==> run G <==
## axi_gpio_expanded
module axi_gpio_expanded
#(
    parameter C_ALL_INPUTS        = 0,             
    parameter C_ALL_OUTPUTS       = 0,             
    parameter C_GPIO_WIDTH        = 32,            
    parameter C_DOUT_DEFAULT      = 32'h00000000,  
    parameter C_TRI_DEFAULT       = 32'hFFFFFFFF,  
    parameter C_IS_DUAL           = 1,             
    parameter C_ALL_INPUTS_2      = 0,             
    parameter C_ALL_OUTPUTS_2     = 0,             
    parameter C_GPIO2_WIDTH       = 32,            
    parameter C_DOUT_DEFAULT_2    = 32'h00000000,  
    parameter C_TRI_DEFAULT_2     = 32'hFFFFFFFF,  
    parameter C_INTERRUPT_PRESENT = 1              
)
(
    input logic ACLK,     
    input logic ARESETn,  
    input  logic              [8:2] AWADDR,    
    input  logic              [2:0] AWPROT,    
    input  logic                    AWVALID,   
    output logic                    AWREADY,   
    input  logic             [31:0] WDATA,   
    input  logic              [3:0] WSTRB,   
    input  logic                    WVALID,  
    output logic                    WREADY,  
    output logic              [1:0] BRESP,   
    output logic                    BVALID,  
    input  logic                    BREADY,  
    input  logic              [8:2] ARADDR,    
    input  logic              [2:0] ARPROT,    
    input  logic                    ARVALID,   
    output logic                    ARREADY,   
    output logic             [31:0] RDATA,   
    output logic              [1:0] RRESP,   
    output logic                    RVALID,  
    input  logic                    RREADY,  
    output logic ip2intc_irpt,                    
    input  logic  [C_GPIO_WIDTH-1:0] gpio_io_i,   
    output logic  [C_GPIO_WIDTH-1:0] gpio_io_o,   
    output logic  [C_GPIO_WIDTH-1:0] gpio_io_t,   
    input  logic [C_GPIO2_WIDTH-1:0] gpio2_io_i,  
    output logic [C_GPIO2_WIDTH-1:0] gpio2_io_o,  
    output logic [C_GPIO2_WIDTH-1:0] gpio2_io_t   
);
clock: 1.73 ns
lec_check: 0
abc_area: 0
cap_margin: 20
cell_pad_in_sites_detail_placement: 0
cell_pad_in_sites_global_placement: 0
core_aspect_ratio: 0.99
core_margin: 2
core_utilization: 72
gpl_routability_driven: 0
gpl_timing_driven: 1
max_routing_layer: met5
setup_slack_margin: 0.51
slew_margin: 20
tns_end_percent: 5
run.sh (not shown) runs the stock make flow with config.mk's settings and CLKGATE_MAP_FILE=.
==> inputs of run R, as changes to run G <==
CORE_ASPECT_RATIO = 0.51   (was 0.99)
CORE_UTILIZATION = 46   (was 72)
GPL_TIMING_DRIVEN = 0   (was 1)
PLACE_DENSITY_LB_ADDON = 0.09   (was default)
SETUP_SLACK_MARGIN = default   (was 0.51)
TNS_END_PERCENT = default   (was 5)
==> flow/constraint.sdc (replaced) <==
create_clock -name core_clock -period 2.25 [get_ports {ACLK}]
set_input_delay 0.4500 -clock core_clock [delete_from_list [all_inputs] [get_ports {ACLK}]]
set_output_delay 0.4500 -clock core_clock [all_outputs]
set_load 0.01 [all_outputs]
==> comparison <==
Against run G, the die size of run R is higher by about 55%.
Run G stopped in clock tree synthesis (4_1_cts). Run R produced a clean layout.
In synthesized cell count, run G and run R do not differ.
In synthesized area, run G and run R do not differ.
==> figures <==
Placeable core region: run G 14530 um2; run R 22500 um2
Mapped Area: run G 10610 um2; run R 10610 um2
Overall die height: run G 124.8 um; run R 112.4 um
Synthesis warning total: run G 1; run R 1
Die ar.: run G 15720 um2; run R 24360 um2
Syn avg cell area: run G 9.914 um2; run R 9.914 um2
Post-detailed-placement half-perimeter wirelength: run G 31.43 mm; run R 27.54 mm
Cell Count Post-Placement: run G 1538; run R 1663
Most common reg cell: run G dfxtp_1; run R dfxtp_1
Number of flip-flops and latches in the synthesized netlist: run G 299; run R 299
Count of input and output buffers: run G 286; run R 283
Initial standard-cell utilization of the core: run G 0.7299; run R 0.4716
Syn Inst Count: run G 1070; run R 1070
Die Width: run G 126.0 um; run R 216.6 um
Cell area reported after detailed placement: run G 13980 um2; run R 13840 um2
Post-place setup slack: run G -0.8438 ns; run R -0.8668 ns
Number of placement rows: run G 44; run R 39
Result of the run: run G aborted with a tool error; run R finished clean
Stage where the flow stopped: run G clock tree synthesis (4_1_cts); run R -

---

==> v14 <==
axi_gpio_expanded again, from the RTL that the note above started with.
Settings: LEC_CHECK=0, ABC_AREA=0, CAP_MARGIN=20, CELL_PAD_IN_SITES_GLOBAL_PLACEMENT=2, CORE_MARGIN=2, CORE_UTILIZATION=30, CTS_CLUSTER_DIAMETER=68, PLACE_DENSITY_LB_ADDON=0.22, SETUP_SLACK_MARGIN=0.39, SLEW_MARGIN=20; clock period 3.05 ns.
==> v17: changes against v14 <==
- ABC_AREA: 0 -> not set
- CELL_PAD_IN_SITES_GLOBAL_PLACEMENT: 2 -> not set
- CORE_UTILIZATION: 30 -> 68
- CTS_CLUSTER_DIAMETER: 68 -> not set
- CTS_CLUSTER_SIZE: not set -> 25
- HOLD_SLACK_MARGIN: not set -> 0.29
- PLACE_DENSITY_LB_ADDON: 0.22 -> not set
- SETUP_SLACK_MARGIN: 0.39 -> not set
==> flow/constraint.sdc (replaced) <==
create_clock -name core_clock -period 1.88 [get_ports {ACLK}]
set_input_delay 0.3760 -clock core_clock [delete_from_list [all_inputs] [get_ports {ACLK}]]
set_output_delay 0.3760 -clock core_clock [all_outputs]
set_load 0.01 [all_outputs]
==> v8: changes against v14 <==
- ABC_AREA: 0 -> not set
- CELL_PAD_IN_SITES_GLOBAL_PLACEMENT: 2 -> not set
- CORE_UTILIZATION: 30 -> 64
- CTS_CLUSTER_DIAMETER: 68 -> not set
- PLACE_DENSITY_LB_ADDON: 0.22 -> not set
- SETUP_SLACK_MARGIN: 0.39 -> 1.0
==> flow/constraint.sdc (replaced) <==
create_clock -name core_clock -period 3.39 [get_ports {ACLK}]
set_input_delay 0.6780 -clock core_clock [delete_from_list [all_inputs] [get_ports {ACLK}]]
set_output_delay 0.6780 -clock core_clock [all_outputs]
set_load 0.01 [all_outputs]
==> summary of the runs <==
v17 aborted during clock tree synthesis (4_1_cts), error DPL-0038. v8 produced a clean layout. v14 completed with no timing, DRC or antenna violations. Between v8 and v14, the lower final cell count is in v8 (gap about 14%, measured against v14). Against v8, the via count of v14 is lower by 9.0%. Between v14 and v8, the lower die size is in v8 (gap 110%, measured against v8). Global-route usage: v14 is lower than v8 (19 points). Against v14, the cell area of v8 is lower by about 3%.
==> figures <==
| metric | v17 | v14 | v8 |
|---|---|---|---|
| Result of the run | aborted with a tool error | finished clean | finished clean |
| Failing step | clock tree synthesis (4_1_cts) | - | - |
| Type of origin of the critical path | - | input port | input port |
| CTS resizes | - | 0 | 0 |
| Repair and plain buffers | - | 301 | 298 |
| Slew @ Worst Pin | - | 1.17 ns | 0.728 ns |
| Sink Count | - | 299 | 299 |
| Library cell used as clock root buffer | - | clkbuf_16 | clkbuf_16 |
| Post-placement cell count | 1539 | 1767 | 1529 |
| Combinational gate area | - | 4340 um2 | 4340 um2 |
| Worst-case vdd ir drop | - | 346 uV | 451 uV |
| Global Route met2 Usage | - | 30.2% | 64.6% |
| Worst-path cell with the longest stage delay | - | or4b_4 | or4b_4 |
Power figures rest on the tool's default switching activity, not on a simulated workload.
